==> nickel: inputs <==
==> flow/design.v <==
module control_unit(
    input clk, rst,
    output reg a_sel, b_sel, PP1_CE, PP2_CE, add, PR_CE, PI_CE
);
    parameter S1 = 3'b001,
              S2 = 3'b010,
              S3 = 3'b011,
              S4 = 3'b100,
              S5 = 3'b101;
    reg [2:0] state, next;
    always @(posedge clk or posedge rst) begin
        if (rst)
            state <= S1;
        else
            state <= next;
    end
    always @(*) begin
        next = S1;
        PP1_CE = 0;
        PP2_CE = 0;
        add = 0;
        PR_CE = 0;
        PI_CE = 0;
        a_sel = 0;
        b_sel = 0;
        case (state) 
            S1: begin
					if(!rst)
                next = S2;
                PP1_CE = 1;
            end
            S2: begin
                next = S3;
                a_sel = 1;
                b_sel = 1;					 
                PP2_CE = 1;
            end
            S3: begin
                next = S4;
                b_sel = 1;
                PP1_CE = 1;					
                add = 1;
                PR_CE = 1;
            end
            S4: begin
                next = S5;
                a_sel = 1;
                PP2_CE = 1;
            end
            S5: begin
                next = S1;
                PI_CE = 1;
            end
        endcase
    end
endmodule
module datapath(
    input clk, rst,
    input a_sel, b_sel, PP1_CE, PP2_CE, add, PR_CE, PI_CE,
    input [11:0] ar, ai, br, bi,
    output reg [23:0] Pr, Pi
);
    wire [11:0] a_mux, b_mux;
    reg [23:0] PP1, PP2, PPs;
    wire [23:0] pro;
    assign a_mux = a_sel ? ai : ar;
    assign b_mux = b_sel ? bi : br;
    assign pro = a_mux * b_mux;  
    always @(posedge clk or posedge rst) begin
        if (rst) begin
            PP1 <= 0;
            PP2 <= 0;
        end else begin
            if (PP1_CE) 
                PP1 <= pro;
            if (PP2_CE) 
                PP2 <= pro;
        end
    end
    always @(*) begin
        if (!add)
            PPs = PP1 + PP2;
        else
            PPs = PP1 - PP2;
    end
    always @(posedge clk or posedge rst) begin
        if (rst) begin
            Pr <= 0;
            Pi <= 0;
        end else begin
            if (PR_CE) 
                Pr <= PPs;
            if (PI_CE) 
                Pi <= PPs;
        end
    end
endmodule
module top(
    input rst, clk,
    input [11:0] ar, ai, br, bi,
    output [23:0] Pi, Pr
);
    wire PP1_CE, PP2_CE, a_sel, b_sel, add, PI_CE, PR_CE;
    control_unit uut1(
        .clk(clk),
        .rst(rst),
        .a_sel(a_sel),
        .b_sel(b_sel),
        .PP1_CE(PP1_CE),
        .PP2_CE(PP2_CE),
        .add(add),
        .PR_CE(PR_CE),
        .PI_CE(PI_CE)
    );
    datapath uut2(
        .clk(clk),
        .rst(rst),
        .a_sel(a_sel),
        .b_sel(b_sel),
        .PP1_CE(PP1_CE),
        .PP2_CE(PP2_CE),
        .add(add),
        .PR_CE(PR_CE),
        .PI_CE(PI_CE),
        .ar(ar),
        .ai(ai),
        .br(br),
        .bi(bi),
        .Pr(Pr),
        .Pi(Pi)
    );
endmodule
==> flow/run.sh <==
#!/bin/bash
# the make line also repeats each setting of config.mk as NAME=value (left out here)
make -C /OpenROAD-flow-scripts/flow DESIGN_CONFIG=/design/flow/config.mk WORK_HOME=/design/flow/orfs CLKGATE_MAP_FILE= finish
==> flow/config.mk <==
export PLATFORM = sky130hd
export DESIGN_NAME = top
export DESIGN_NICKNAME = top
export VERILOG_FILES = /design/flow/design.v
export SDC_FILE = /design/flow/constraint.sdc
export NUM_CORES = 4
export LEC_CHECK = 0
export ABC_AREA = 0
export CAP_MARGIN = 20
export CELL_PAD_IN_SITES_GLOBAL_PLACEMENT = 0
export CORE_ASPECT_RATIO = 0.89
export CORE_MARGIN = 2
export CORE_UTILIZATION = 72
export CTS_CLUSTER_DIAMETER = 324
export CTS_CLUSTER_SIZE = 98
export PLACE_DENSITY_LB_ADDON = 0.02
export SETUP_SLACK_MARGIN = 0.33
export SLEW_MARGIN = 20
export TNS_END_PERCENT = 55
==> flow/constraint.sdc <==
create_clock -name core_clock -period 2.21 [get_ports {clk}]
set_input_delay 0.4420 -clock core_clock [delete_from_list [all_inputs] [get_ports {clk}]]
set_output_delay 0.4420 -clock core_clock [all_outputs]
set_load 0.01 [all_outputs]
==> maple: changes against nickel <==
ABC_AREA = 1   (was 0)
CELL_PAD_IN_SITES_GLOBAL_PLACEMENT = not set   (was 0)
CORE_ASPECT_RATIO = not set   (was 0.89)
CTS_CLUSTER_DIAMETER = not set   (was 324)
CTS_CLUSTER_SIZE = 99   (was 98)
PLACE_DENSITY = 0.43   (was not set)
PLACE_DENSITY_LB_ADDON = not set   (was 0.02)
SETUP_SLACK_MARGIN = not set   (was 0.33)
TNS_END_PERCENT = not set   (was 55)
==> flow/constraint.sdc (replaced) <==
create_clock -name core_clock -period 5.52 [get_ports {clk}]
set_input_delay 1.1040 -clock core_clock [delete_from_list [all_inputs] [get_ports {clk}]]
set_output_delay 1.1040 -clock core_clock [all_outputs]
set_load 0.01 [all_outputs]
==> yarrow: changes against nickel <==
ABC_AREA = not set   (was 0)
CELL_PAD_IN_SITES_GLOBAL_PLACEMENT = not set   (was 0)
CORE_ASPECT_RATIO = not set   (was 0.89)
CORE_UTILIZATION = 66   (was 72)
CTS_CLUSTER_DIAMETER = 51   (was 324)
CTS_CLUSTER_SIZE = not set   (was 98)
PLACE_DENSITY_LB_ADDON = not set   (was 0.02)
SETUP_SLACK_MARGIN = not set   (was 0.33)
TNS_END_PERCENT = not set   (was 55)
==> flow/constraint.sdc (replaced) <==
create_clock -name core_clock -period 5.51 [get_ports {clk}]
set_input_delay 1.1020 -clock core_clock [delete_from_list [all_inputs] [get_ports {clk}]]
set_output_delay 1.1020 -clock core_clock [all_outputs]
set_load 0.01 [all_outputs]
==> results <==
Between nickel and maple, the lower synthesized area is in nickel (gap about 6%, measured against maple). Die size: nickel is lower than yarrow (about 8%). Synthesized cell count: nickel is lower than maple (23%). nickel aborted during 3_5_place_dp. maple ended with an error in 5_1_grt. yarrow finished with negative setup slack left.
==> figures <==
Status: yarrow complete, but fails checks; nickel stopped before the end; maple stopped before the end
Stage where the flow stopped: yarrow -; nickel 3_5_place_dp; maple 5_1_grt
Reasons for failing layout checks: yarrow negative setup slack; nickel -; maple -
Resized cells post-CTS: yarrow 218; nickel -; maple 143
CTS buffer count: yarrow 9; nickel -; maple 9
Postcts setup bufs: yarrow 53; nickel -; maple 26
Post-Place Cells: yarrow 1622; nickel -; maple 1971
Worst slack, placed: yarrow -853.8 ps; nickel -; maple -740.3 ps
Area share of the largest cell type after synthesis: yarrow 0.2367; nickel 0.2367; maple 0.2222
Mux contribution to synthesized area: yarrow 0.07314; nickel 0.07314; maple 0
Estimated wirelength of the detail-placed design: yarrow 21990 um; nickel -; maple 25820 um
Die Span X: yarrow 130.6 um; nickel 132.4 um; maple 129.1 um
Yosys cell types: yarrow 58; nickel 58; maple 41
Clock Sink Count: yarrow 101; nickel -; maple 101
Sequential element share of the synthesized area: yarrow 0.2392; nickel 0.2392; maple 0.2246
Overall die height: yarrow 130.6 um; nickel 118.3 um; maple 129.1 um
Placed instance area: yarrow 12900 sq um; nickel -; maple 13210 sq um
Area of the placeable core: yarrow 15770 sq um; nickel 14260 sq um; maple 15260 sq um
Arithmetic-cell share of the synthesized area counting full adders, half adders and majority gates: yarrow 0.2931; nickel 0.2931; maple 0.2751
